// clk_ctrl
module clk_ctrl
(
	input				wire				clk_i					,
	input				wire				rstn_i				,	
	input				wire	[15:0]	freq						,
	output			reg				dds1_o					,
	output			reg				dds_o						
);
Settings: LEC_CHECK=0, CAP_MARGIN=20, CELL_PAD_IN_SITES_DETAIL_PLACEMENT=0, CORE_ASPECT_RATIO=0.93, CORE_MARGIN=2, CORE_UTILIZATION=71, CTS_CLUSTER_DIAMETER=341, CTS_CLUSTER_SIZE=38, GPL_ROUTABILITY_DRIVEN=1, MAX_ROUTING_LAYER=met4, SETUP_SLACK_MARGIN=0.88, SLEW_MARGIN=20, TNS_END_PERCENT=5; clock period 60.2 ns.
run.sh (not shown) runs the stock make flow with config.mk's settings and CLKGATE_MAP_FILE=.
The baseline finished with negative setup slack left.
Change:
CELL_PAD_IN_SITES_DETAIL_PLACEMENT = unset   (was 0)
CORE_ASPECT_RATIO = unset   (was 0.93)
CORE_UTILIZATION = 9   (was 71)
CTS_CLUSTER_DIAMETER = unset   (was 341)
CTS_CLUSTER_SIZE = unset   (was 38)
GPL_ROUTABILITY_DRIVEN = unset   (was 1)
MAX_ROUTING_LAYER = unset   (was met4)
SETUP_SLACK_MARGIN = unset   (was 0.88)
TNS_END_PERCENT = unset   (was 5)
clock period = 72.1 ns   (was 60.2 ns; I/O delays follow)
With this change the flow went through all stages and came out clean.
Routed wire length goes down by 18%.
Cell count went up by 64%.
Via count went down by 16%.
Critical path depth drops by 6.
Synthesized area does not change.
Setup slack improves by 8.9 ns.
Non-clock buffer count went down by 1122.
Clock-buffer cell count climbs by 2.
Register-to-register slack gains 12 ns.
Global-route usage went down by 39 points.

---

clk_ctrl again, from the RTL that the note above started with.
==> flow/config.mk <==
export PLATFORM = sky130hd
export DESIGN_NAME = clk_ctrl
export DESIGN_NICKNAME = clk_ctrl
export VERILOG_FILES = /design/flow/design.v
export SDC_FILE = /design/flow/constraint.sdc
export NUM_CORES = 4
export LEC_CHECK = 0
export ABC_AREA = 1
export CAP_MARGIN = 40
export CORE_ASPECT_RATIO = 0.9
export CORE_MARGIN = 2
export CORE_UTILIZATION = 72
export CTS_CLUSTER_SIZE = 14
export PLACE_DENSITY_LB_ADDON = 0.14
export SETUP_SLACK_MARGIN = 4.9
export SLEW_MARGIN = 20
==> flow/constraint.sdc <==
create_clock -name core_clock -period 17.2 [get_ports {clk_i}]
set_input_delay 3.4400 -clock core_clock [delete_from_list [all_inputs] [get_ports {clk_i}]]
set_output_delay 3.4400 -clock core_clock [all_outputs]
set_load 0.01 [all_outputs]
The baseline never finished: it broke off in 3_5_place_dp on DPL-0038.
Rerun with:
==> flow/config.mk (replaced) <==
export PLATFORM = sky130hd
export DESIGN_NAME = clk_ctrl
export DESIGN_NICKNAME = clk_ctrl
export VERILOG_FILES = /design/flow/design.v
export SDC_FILE = /design/flow/constraint.sdc
export NUM_CORES = 4
export LEC_CHECK = 0
export ABC_AREA = 1
export CAP_MARGIN = 20
export CORE_MARGIN = 2
export CORE_UTILIZATION = 72
export CTS_CLUSTER_SIZE = 90
export SLEW_MARGIN = 20
==> flow/constraint.sdc (replaced) <==
create_clock -name core_clock -period 57.4 [get_ports {clk_i}]
set_input_delay 11.4800 -clock core_clock [delete_from_list [all_inputs] [get_ports {clk_i}]]
set_output_delay 11.4800 -clock core_clock [all_outputs]
set_load 0.01 [all_outputs]
What happened:
- Now the flow produced a layout that fails on setup timing
- die size barely changes
- area after synthesis does not change
- synthesized cell count does not change

---

## run 1
Starting RTL as in the previous note.
export LEC_CHECK = 0
export ABC_AREA = 1
export CAP_MARGIN = 20
export CORE_MARGIN = 2
export CORE_UTILIZATION = 72
export CTS_CLUSTER_DIAMETER = 370
export CTS_CLUSTER_SIZE = 90
export SLEW_MARGIN = 20
create_clock -name core_clock -period 38.1 [get_ports {clk_i}]
Run 1 is listed as incomplete: the tool reported an error in detailed placement and the run ended there.
> inputs changed (run 1 -> run 2)
-- flow/config.mk --
<<< run 1, line 8
export ABC_AREA = 1
>>> run 2, line 8
<<< run 1, line 11
export CORE_UTILIZATION = 72
export CTS_CLUSTER_DIAMETER = 370
export CTS_CLUSTER_SIZE = 90
>>> run 2, line 10
export CORE_UTILIZATION = 40
==> flow/constraint.sdc <==
create_clock -name core_clock -period 70.0 [get_ports {clk_i}]
set_input_delay 14.0000 -clock core_clock [delete_from_list [all_inputs] [get_ports {clk_i}]]
set_output_delay 14.0000 -clock core_clock [all_outputs]
set_load 0.01 [all_outputs]
## What came out
The final layout from run 2, which completed every stage, passed the timing, DRC and antenna checks at the end of the flow. Run 1 did not finish; the tool stopped in detailed placement with error DPL-0033. Reported for run 2 and run 1, count of buffers inserted at the top-level ports turned out identical to the last digit. [compare] base=run 1 new=run 2: flip-flop and latch count after synthesis saw little to no change; tally of unique sky130hd cells used after synthesis picked up an extra 170%; die extent in x picked up an extra 39%; total cell area reported by yosys after synthesis +0.0044 mm^2. Taking run 1 as the reference, in run 2 synthesized cell count now smaller, total die area grew by about 90%.
Setup changes, run 2 to run 3
-- flow/config.mk --
<<< run 2, line 10
export CORE_UTILIZATION = 40
>>> run 3, line 10
export CORE_UTILIZATION = 63
export CTS_CLUSTER_SIZE = 98
<<< run 2, line 12
>>> run 3, line 13
export TNS_END_PERCENT = 15
## What came out
Run 2 | status: complete | timing, DRC, antenna: pass
In summary, run 3 completed successfully, with a layout that passed the timing, DRC and antenna checks.
From run 2 to run 3 the numbers moved as follows: final wirelength shrank by about 2.3%; final instance count without filler cells shrank by 8.1%; chip area shrank by about 36%.
First-iteration DRC count went up by more than a quarter going from run 2 to run 3.
Run 3 ends up with lower upper clock frequency limit than run 2 does.
Against run 2, worst path buffer plus inverter count in run 3 rose by more than a quarter.
met4 as the highest signal layer in the routed design was reported by run 2, and met5 by run 3.
Edits applied to the flow inputs when going from run 3 to run 4:
-- flow/config.mk --
<<< run 3, line 10
export CORE_UTILIZATION = 63
>>> run 4, line 10
export CORE_UTILIZATION = 40
export CTS_CLUSTER_DIAMETER = 325
==> comparison <==
- Run 4 against run 3; critical path depth is down by a few percent.
- A highest metal layer with signal wires of met4 is what run 4 shows, while met5 belongs to run 3.
- Summary of run 4 over run 3: routed via count shrank by 486; sequential share of layout area saw little to no change; buffer share of cell area rose 0.20 points; sum of routed wire segments on met1 climbed 5.6%.
- No stage failed in run 4, and the final checks on the layout all came back clean.
- Run 4 does better than run 3 on final critical-path required period.
- Largest net degree at the start of global routing was lower in the run labelled run 4.
Setup changes, run 4 to run 5
-- flow/config.mk --
<<< run 4, line 10
export CORE_UTILIZATION = 40
export CTS_CLUSTER_DIAMETER = 325
export CTS_CLUSTER_SIZE = 98
>>> run 5, line 10
export CORE_UTILIZATION = 71
<<< run 4, line 14
export TNS_END_PERCENT = 15
>>> run 5, line 12
==> flow/constraint.sdc <==
create_clock -name core_clock -period 84.3 [get_ports {clk_i}]
set_input_delay 16.8600 -clock core_clock [delete_from_list [all_inputs] [get_ports {clk_i}]]
set_output_delay 16.8600 -clock core_clock [all_outputs]
set_load 0.01 [all_outputs]
The final reports for run 5 and run 4 show wire length of the first global-routing pass lower in the former. Comparing run 5 against run 4, there is no change at all in count of mapped cells out of synthesis. DRC violation total after the first TritonRoute iteration in run 5 vs run 4: up 1,077. Summary of the comparison: global-route met3 utilization is higher in run 5, relative to run 4. Side by side, setup slack of the critical path after layout turned out higher in run 5 than in run 4. From run 4 to run 5 the numbers moved as follows: routed wire length lower; share of cell area taken by flip-flops and latches higher; non-clock buffer count in the final layout lower; number of flip-flops and latches roughly the same. Logic depth of the worst path, buffers included was lower in run 5 than in run 4.

---

## build 42
Starting RTL as in the previous note.
Design clk_ctrl, start of the top module:
module clk_ctrl
(
	input				wire				clk_i					,
	input				wire				rstn_i				,	
	input				wire	[15:0]	freq						,
	output			reg				dds1_o					,
	output			reg				dds_o						
);
make LEC_CHECK=0 ABC_AREA=1 CAP_MARGIN=30 CELL_PAD_IN_SITES_DETAIL_PLACEMENT=1 CORE_ASPECT_RATIO=0.93 CORE_MARGIN=2 CORE_UTILIZATION=29 CTS_CLUSTER_DIAMETER=187 GPL_ROUTABILITY_DRIVEN=0 HOLD_SLACK_MARGIN=0.12 MAX_ROUTING_LAYER=met5 MIN_ROUTING_LAYER=met2 SETUP_SLACK_MARGIN=5.0 SLEW_MARGIN=20 TNS_END_PERCENT=55 finish   # period 45.4 ns
Build 42 never completed, since it errored out during 5_1_grt.
Relative to build 42, the following input files were edited for build 54:
Settings: HOLD_SLACK_MARGIN: 0.12 -> unset; SETUP_SLACK_MARGIN: 5.0 -> unset; CTS_CLUSTER_DIAMETER: 187 -> unset; ABC_AREA: 1 -> unset; MAX_ROUTING_LAYER: met5 -> met4; GPL_ROUTABILITY_DRIVEN: 0 -> unset; CORE_ASPECT_RATIO: 0.93 -> unset; MIN_ROUTING_LAYER: met2 -> unset; CELL_PAD_IN_SITES_DETAIL_PLACEMENT: 1 -> unset; TNS_END_PERCENT: 55 -> unset; CORE_UTILIZATION: 29 -> 65; CAP_MARGIN: 30 -> 20; the clock period (ns, I/O delays scaled along): 45.4 -> 70.0.
### Flow results
The final layout from build 54, which completed every stage, passed the timing, DRC and antenna checks at the end of the flow. | area fraction in xor and xnor cells | build 54 vs build 42 | 4.7 points higher |. Diff build 42 -> build 54 | vertical die dimension | down by more than a quarter. Sort build 42 and build 54 by netlist area before placement desc -> top: build 54. Build 54 — post-synthesis cell count from yosys 742 lower, build 42 as reference. Synthesized instance count sits lower in build 54 than in build 42. Re multiplexer fraction of the synthesized cell area: build 54 is 3.5 points up on build 42.
## Diff of input files: build 27 against build 54
Settings: changing CORE_UTILIZATION from 65 to 46; removing MAX_ROUTING_LAYER (formerly met4); changing the clock period (ns, I/O delays scaled along) from 70.0 to 68.6.
==> results <==
In the reports for build 27 and build 54, the smaller via density per instance belongs to build 27.
Summary of build 27 over build 54: met3 capacity usage during global routing now smaller.
Compared with build 54, in build 27 final weighted congestion in routability-driven placement moved down, post-layout worst setup margin moved down.
Vias: build 27 fewer than build 54

---

The RTL this note starts from:
==> flow/design.v <==
module clk_ctrl
(
	input				wire				clk_i					,
	input				wire				rstn_i				,	
	input				wire	[15:0]	freq						,
	output			reg				dds1_o					,
	output			reg				dds_o						
);
reg	[31:0]	cnt;
wire	[63:0]	add;
assign add =freq*32'd4294967295/16'd30000;
always@(posedge clk_i or negedge rstn_i)
	if(rstn_i ==1'b0)
		cnt <=32'd0;
	else
		cnt <=cnt +add; 
always@(posedge clk_i or negedge rstn_i)
	if(rstn_i ==1'b0)
		dds_o <=1'b0;
	else if(cnt >=32'd2147483648)
		dds_o <=1'b1;
	else
		dds_o <=1'b0;		
reg	[31:0]	cnt1;
wire	[63:0]	add1;
assign add1 =(freq/8'd36)*32'd4294967295/16'd3000;
always@(posedge clk_i or negedge rstn_i)
	if(rstn_i ==1'b0)
		cnt1 <=32'd0;
	else
		cnt1 <=cnt1 +add1; 
always@(posedge clk_i or negedge rstn_i)
	if(rstn_i ==1'b0)
		dds1_o <=1'b0;
	else if(cnt1 >=32'd2147483648)
		dds1_o <=1'b1;
	else
		dds1_o <=1'b0;		
endmodule
clock: 115.0 ns
lec_check: 0
cap_margin: 20
cell_pad_in_sites_detail_placement: 0
cell_pad_in_sites_global_placement: 1
core_aspect_ratio: 0.93
core_margin: 2
core_utilization: 58
cts_cluster_diameter: 399
cts_cluster_size: 98
gpl_routability_driven: 1
max_routing_layer: met4
setup_slack_margin: 1.27
slew_margin: 10
tns_end_percent: 25
Edit:
CORE_UTILIZATION = 24   (was 58)
SETUP_SLACK_MARGIN = 5.0   (was 1.27)
SLEW_MARGIN = 20   (was 10)
=> Global-route usage came out lower by 18 points. Clock-buffer cell count came out higher by 1. Synthesized area is unchanged. Via count came out lower by about 2%. Sequential share of layout area came out lower by 0.12 points. Worst hold slack improves by 0.0046 ns. First-iteration DRC count came out lower by 8.6%. Final area came out higher by about 4%. Setup slack degrades by 0.50 ns.
Edit:
ABC_AREA = 1   (was default)
CELL_PAD_IN_SITES_GLOBAL_PLACEMENT = default   (was 1)
CORE_UTILIZATION = 72   (was 24)
CTS_CLUSTER_DIAMETER = 341   (was 399)
CTS_CLUSTER_SIZE = default   (was 98)
PLACE_DENSITY_LB_ADDON = 0.2   (was default)
TNS_END_PERCENT = 55   (was 25)
clock period = 67.6 ns   (was 115.0 ns; I/O delays follow)
What happened: The changed run completed without violations; routed wire length decreases by 22%; flip-flop count is unchanged; final area is lower by 4.4%; sequential share of layout area rises by 0.13 points; die area decreases by about 70%; cell count went down by 10%; setup slack degrades by 18 ns.
Edit:
ABC_AREA = default   (was 1)
CORE_UTILIZATION = 59   (was 72)
GPL_ROUTABILITY_DRIVEN = 0   (was 1)
HOLD_SLACK_MARGIN = 0.12   (was default)
PLACE_DENSITY_LB_ADDON = default   (was 0.2)
clock period = 115.0 ns   (was 67.6 ns; I/O delays follow)
After rerunning: Die area is higher by 32%; worst hold slack gains 0.011 ns; design area goes up by 0.37%; via count goes up by 6.8%; global-route usage went down by 3.0 points; wire length goes up by 18%; sequential share of layout area stays flat; area after synthesis climbs by 8.5%; count of clock-buffer cells in the layout went down by 2; clock skew went up by 0.011 ns.
Edit:
CELL_PAD_IN_SITES_GLOBAL_PLACEMENT = 1   (was default)
CORE_ASPECT_RATIO = 1.98   (was 0.93)
CORE_UTILIZATION = 58   (was 59)
CTS_CLUSTER_DIAMETER = 399   (was 341)
CTS_CLUSTER_SIZE = 98   (was default)
GPL_ROUTABILITY_DRIVEN = 1   (was 0)
HOLD_SLACK_MARGIN = 0.06   (was 0.12)
SETUP_SLACK_MARGIN = 1.27   (was 5.0)
SLEW_MARGIN = 10   (was 20)
TNS_END_PERCENT = 25   (was 55)
Result:
- final area barely changes
- core utilization goes down by 1.4 points
- worst setup slack improves by 0.48 ns
- non-clock buffer count goes up by 9
- hold slack degrades by 0.015 ns
- routed wire length goes up by 12%
- synthesized area does not change
- clock-buffer cell count is unchanged

---

RTL: the design.v shown in full above, as it stands there.
clock: 115.0 ns
lec_check: 0
abc_area: 1
cap_margin: 10
cell_pad_in_sites_detail_placement: 0
core_aspect_ratio: 0.93
core_margin: 2
core_utilization: 58
cts_cluster_diameter: 341
gpl_routability_driven: 0
hold_slack_margin: 0.12
max_routing_layer: met4
setup_slack_margin: 5.0
slew_margin: 20
tns_end_percent: 55
The first run finished clean.
Change:
Settings changed: ABC_AREA 1 to not set, CAP_MARGIN 10 to 20, CELL_PAD_IN_SITES_GLOBAL_PLACEMENT set to 1, CORE_ASPECT_RATIO 0.93 to 0.5, CTS_CLUSTER_DIAMETER 341 to 399, CTS_CLUSTER_SIZE set to 98, HOLD_SLACK_MARGIN 0.12 to not set, SETUP_SLACK_MARGIN 5.0 to 1.27, SLEW_MARGIN 20 to 0, TNS_END_PERCENT 55 to 25.
=> Die size rose by a little under a tenth; non-clock buffer count rose by 31; cell count fell by roughly a tenth; routed wire length rose by a quarter to a third; via count rose by roughly a tenth; count of clock-buffer cells in the layout does not change; clock skew rose by 8.0 ps; maximum frequency fell by roughly a tenth; global-route usage rose by 3.9 points.
Change:
Settings changed: CELL_PAD_IN_SITES_DETAIL_PLACEMENT 0 to not set, CORE_UTILIZATION 58 to 59, CTS_CLUSTER_DIAMETER 399 to 285, MAX_ROUTING_LAYER met4 to not set, PLACE_DENSITY set to 0.35, SETUP_SLACK_MARGIN 1.27 to not set, SLEW_MARGIN 0 to 20, TNS_END_PERCENT 25 to 15.
Clock period 115.0 ns to 70.0 ns, I/O delays scaled along.
Effect: The new run finished with timing, DRC and antenna clean; worst setup slack gets worse by 24000 ps; first-iteration DRC count came out lower by 1.2%; synthesized cell count does not change.
Change:
Settings changed: CELL_PAD_IN_SITES_GLOBAL_PLACEMENT 1 to not set, CORE_ASPECT_RATIO 0.5 to not set, CORE_UTILIZATION 59 to 40, CTS_CLUSTER_DIAMETER 285 to not set, CTS_CLUSTER_SIZE 98 to not set, GPL_ROUTABILITY_DRIVEN 0 to not set, PLACE_DENSITY 0.35 to not set, TNS_END_PERCENT 15 to not set.
Clock period 70.0 ns to 68.6 ns, I/O delays scaled along.
After rerunning:
- first-iteration DRC count decreases by about 20%
- setup slack improves by 32 ps
- routed wire length decreases by about 0.6%
- critical path depth decreases by 1
- synthesized area does not change
- cell area increases by 2.4%
- die area increases by about 47%
- hold slack improves by 11 ps
- register-to-register slack degrades by 760 ps
Change:
Settings changed: HOLD_SLACK_MARGIN set to -0.05, MAX_ROUTING_LAYER set to met4, SETUP_SLACK_MARGIN set to 5.0.
Clock period 68.6 ns to 90.8 ns, I/O delays scaled along.
After rerunning: The new run finished with timing, DRC and antenna clean. Cell count shrinks by 4.2%. Core utilization shrinks by 3.2 points. Global-route usage grows by 0.53 points. Final area shrinks by 7.3%.
Change:
Settings changed: CELL_PAD_IN_SITES_DETAIL_PLACEMENT set to 1, CELL_PAD_IN_SITES_GLOBAL_PLACEMENT set to 1, GPL_TIMING_DRIVEN set to 0, SLEW_MARGIN 20 to 10.
Result:
- cell area came out higher by 4.4%
- register-to-register slack is better by 220 ps
- die area stays the same
